## alpha
// top
module top(
        clk, reset, up, down, hsync, vsync, rgb, pmod_switch, pause_switch,
         MISO, SW, SS, MOSI, SCLK, LED, an, seg
    );
Settings: LEC_CHECK=0, CAP_MARGIN=20, CORE_MARGIN=2, CORE_UTILIZATION=72, CTS_CLUSTER_DIAMETER=54, PLACE_DENSITY=0.35, SETUP_SLACK_MARGIN=2.09, SLEW_MARGIN=20; clock period 7.06 ns.
run.sh (not shown) runs the stock make flow with config.mk's settings and CLKGATE_MAP_FILE=.
alpha did not stop at any stage, and its layout met the timing, design-rule and antenna checks.
--- input diff alpha..beta ---
Settings: CTS_CLUSTER_DIAMETER removed (was 54); SETUP_SLACK_MARGIN removed (was 2.09); ABC_AREA newly set to 1; PLACE_DENSITY changed from 0.35 to 0.38; the clock period (ns, I/O delays scaled along) changed from 7.06 to 2.84.
## What came out
Taking beta over alpha, the cell area ratio works out to 1.07.
Mux contribution to synthesized area: lower on beta
NOTE: final critical-path required period in beta falls short of that of alpha
Diff alpha -> beta | floorplan die width | up slightly
beta reports a higher number of buffer and inverter instances along the worst setup path than alpha does.
The setup slack of beta is smaller than that of alpha.
| total power | beta vs alpha | worse |
On final estimated routing congestion in global placement: between alpha and beta, it ends up lower for alpha.
Against alpha, beta reports a cell depth of the worst flop-to-flop path that is higher.
Finished, but not clean: beta, with setup timing.
Relative to beta, the following input files were edited for gamma:
Settings: changing CORE_UTILIZATION from 72 to 70; setting SETUP_SLACK_MARGIN to 0.35 for the first time; removing PLACE_DENSITY (formerly 0.38); setting CTS_CLUSTER_SIZE to 15 for the first time; setting CTS_CLUSTER_DIAMETER to 207 for the first time.
==> comparison <==
- Every stage of gamma finished as expected; the final checks, on the other hand, flagged setup timing, which means the layout fails.
- Diff beta -> gamma | global-route usage over all layers | decrease of 1.8 points
- Re transition time at the pin with the least slew margin: beta and gamma aren't equal, and the lower value belongs to beta.
- Looking at beta and gamma, the reported combinational group power is a wash.
- Compared to beta, gamma was floorplanned on a bigger die.
- Summary of the comparison: worst hold slack across all endpoints is higher in gamma, relative to beta.
- Reported for beta and gamma, synthesized flop and latch total turned out identical to the last digit.
- Compared with beta, gamma shows register-to-register slack higher by 160 ps.
- beta → gamma: total non-filler cell area in the finished layout went up, final design utilization went down.
Edits applied to the flow inputs when going from gamma to delta:
Settings: CTS_CLUSTER_DIAMETER: 207 -> unset; SETUP_SLACK_MARGIN: 0.35 -> unset; CTS_CLUSTER_SIZE: 15 -> unset; CORE_UTILIZATION: 70 -> 40; ABC_AREA: 1 -> unset; the clock period (ns, I/O delays scaled along): 2.84 -> 5.12.
[summary]
In delta, the core region area came out 15000 um^2 above the value in gamma. The library cell contributing the largest single delay on the critical path comes out dfxtp_1 in one run and dfxtp_2 in the other, namely in delta and gamma respectively. delta completed every stage of the flow, and the final layout passed the timing, design-rule and antenna checks. gamma reports its worst setup path endpoint as gs.r_dig3[0] while delta reports gs.r_dig2[3]. Taking gamma as the reference, in delta cell area moved down; clock-pin slew reported for the worst setup and hold paths after clock tree synthesis did not really move; netlist area before placement down about 0.9%.
The inputs of epsilon differ from those of delta as listed below.
Settings: CORE_UTILIZATION: 40 -> 69; SETUP_SLACK_MARGIN: unset -> 0.76; CTS_CLUSTER_DIAMETER: unset -> 54; the clock period (ns, I/O delays scaled along): 5.12 -> 7.06.
--- outcome ---
- delta and epsilon ended up with nearly the same combinational power share.
- Final clock period utilization by the worst path for epsilon is lower than for delta.
- In the reports for delta and epsilon, the larger fraction of area in multi-input gates belongs to epsilon.
- Compared with delta, epsilon shows a lower time the final worst path needs with I/O delays and setup.
- Summary of epsilon over delta: total power went down 0.95 mW; finished layout cell area down about 0.7%.


Setup of P:
Starting RTL as in the previous note.
clock: 5.81 ns
lec_check: 0
cap_margin: 0
core_margin: 2
core_utilization: 72
cts_cluster_diameter: 54
hold_slack_margin: -0.09
place_density: 0.35
setup_slack_margin: -0.55
slew_margin: 20
Setup changes, P to Q
# P
export LEC_CHECK = 0
export CAP_MARGIN = 0
export CORE_MARGIN = 2
export CORE_UTILIZATION = 72
export CTS_CLUSTER_DIAMETER = 54
export HOLD_SLACK_MARGIN = -0.09
export PLACE_DENSITY = 0.35
export SETUP_SLACK_MARGIN = -0.55
export SLEW_MARGIN = 20
create_clock -name core_clock -period 5.81 [get_ports {clk}]
# Q
export LEC_CHECK = 0
export ABC_AREA = 1
export CAP_MARGIN = 20
export CORE_MARGIN = 2
export CORE_UTILIZATION = 72
export CTS_CLUSTER_SIZE = 15
export HOLD_SLACK_MARGIN = -0.09
export SETUP_SLACK_MARGIN = 0.46
export SLEW_MARGIN = 20
create_clock -name core_clock -period 2.96 [get_ports {clk}]
==> results <==
The flow for Q finished, though final verification flagged setup timing.
Taking P as the reference, in Q area of placed instances increased by about 4% relative to the old numbers; core occupancy in the finished layout higher.
The number of optimization iterations in the first detailed-route pass in Q was lower than what P gave.
Across both runs, summed instance area of the synthesized netlist was higher for Q than for P.
Wire length, Q vs P: up by more than 10%
Between P and Q, fraction of the mapped netlist area in compound gates is lower for Q, P comes in above that.
## Diff of input files: R against Q
# Q
export LEC_CHECK = 0
export ABC_AREA = 1
export CAP_MARGIN = 20
export CORE_MARGIN = 2
export CORE_UTILIZATION = 72
export CTS_CLUSTER_SIZE = 15
export HOLD_SLACK_MARGIN = -0.09
export SETUP_SLACK_MARGIN = 0.46
export SLEW_MARGIN = 20
create_clock -name core_clock -period 2.96 [get_ports {clk}]
# R
export LEC_CHECK = 0
export CAP_MARGIN = 20
export CORE_MARGIN = 2
export CORE_UTILIZATION = 51
export SLEW_MARGIN = 20
create_clock -name core_clock -period 5.12 [get_ports {clk}]
Notes after the runs:
- In summary, R completed successfully, with a layout that passed the timing, design-rule and antenna checks.
- R ended up with gs.r_dig2[3] as its last element of the critical path; Q ended up with gs.r_dig3[3].
- R has actual slew at the worst max-slew pin above what Q had.
- R reports a lower core utilization than Q does.
- Critical path depth in cells: lower on R
- The final standard cell area without fillers in Q is 1.08 times that in R.
- Taking Q as the reference point, the total area of sequential cells of R falls by 31 µm².
- When the final numbers for R and Q were put side by side, the overall power turned out to be smaller in R.
- The distinct cell type count after synthesis reported for R is greater than that of Q by 33.
- Against Q, R comes in 12 points lower on global routing usage summed across all routing layers.
Changes in S relative to R:
# R
export LEC_CHECK = 0
export CAP_MARGIN = 20
export CORE_MARGIN = 2
export CORE_UTILIZATION = 51
export SLEW_MARGIN = 20
create_clock -name core_clock -period 5.12 [get_ports {clk}]
# S
export LEC_CHECK = 0
export ABC_AREA = 1
export CAP_MARGIN = 20
export CORE_MARGIN = 2
export CORE_UTILIZATION = 72
export SETUP_SLACK_MARGIN = 0.46
export SLEW_MARGIN = 20
create_clock -name core_clock -period 3.11 [get_ports {clk}]
--- outcome ---
Measured against each other, S and R differ in delay of the slowest cell on the worst path, the lower figure coming from S.
Re die size: R was higher than S.
Power share of the clock group was higher in the run labelled R.
S vs R: number of stages on the worst setup path up in S
Max combinational power across S and R: S
Comparing S and R, worst relative slew slack is lower on R.
Taking R over S, the cell area ratio works out to 0.950.
The max-cap check violation count was comparable across S and R.
Cmp S vs R: register-to-register slack lower in S
For T, these inputs were changed with respect to S:
# S
export LEC_CHECK = 0
export ABC_AREA = 1
export CAP_MARGIN = 20
export CORE_MARGIN = 2
export CORE_UTILIZATION = 72
export SETUP_SLACK_MARGIN = 0.46
export SLEW_MARGIN = 20
create_clock -name core_clock -period 3.11 [get_ports {clk}]
# T
export LEC_CHECK = 0
export CAP_MARGIN = 20
export CORE_MARGIN = 2
export CORE_UTILIZATION = 17
export SLEW_MARGIN = 20
create_clock -name core_clock -period 13.7 [get_ports {clk}]
- Compared S against T; share of final layout cell area taken by clock buffers and inverters within noise.
- Lower number of distinct library cells after synthesis was reported by S, not T.
- The synthesized area reported for T is smaller than that of S by about 0.9%.
- When the final numbers for T and S were put side by side, the final clock period utilization by the worst path turned out to be smaller in T.
- Post-CTS setup buffer count ended up 12 lower on T than on S.
- Measured against each other, T and S differ in cell count, the higher figure coming from T.
- T has total power below what S had.
- Cmp T and S / count of clock-buffer cells in the layout / higher: T
- T has number of instances in the synthesized netlist below what S had.
- Between T and S, it is T whose final area is lower, by about 0.5%.
Power is estimated from default activity; no workload was simulated.
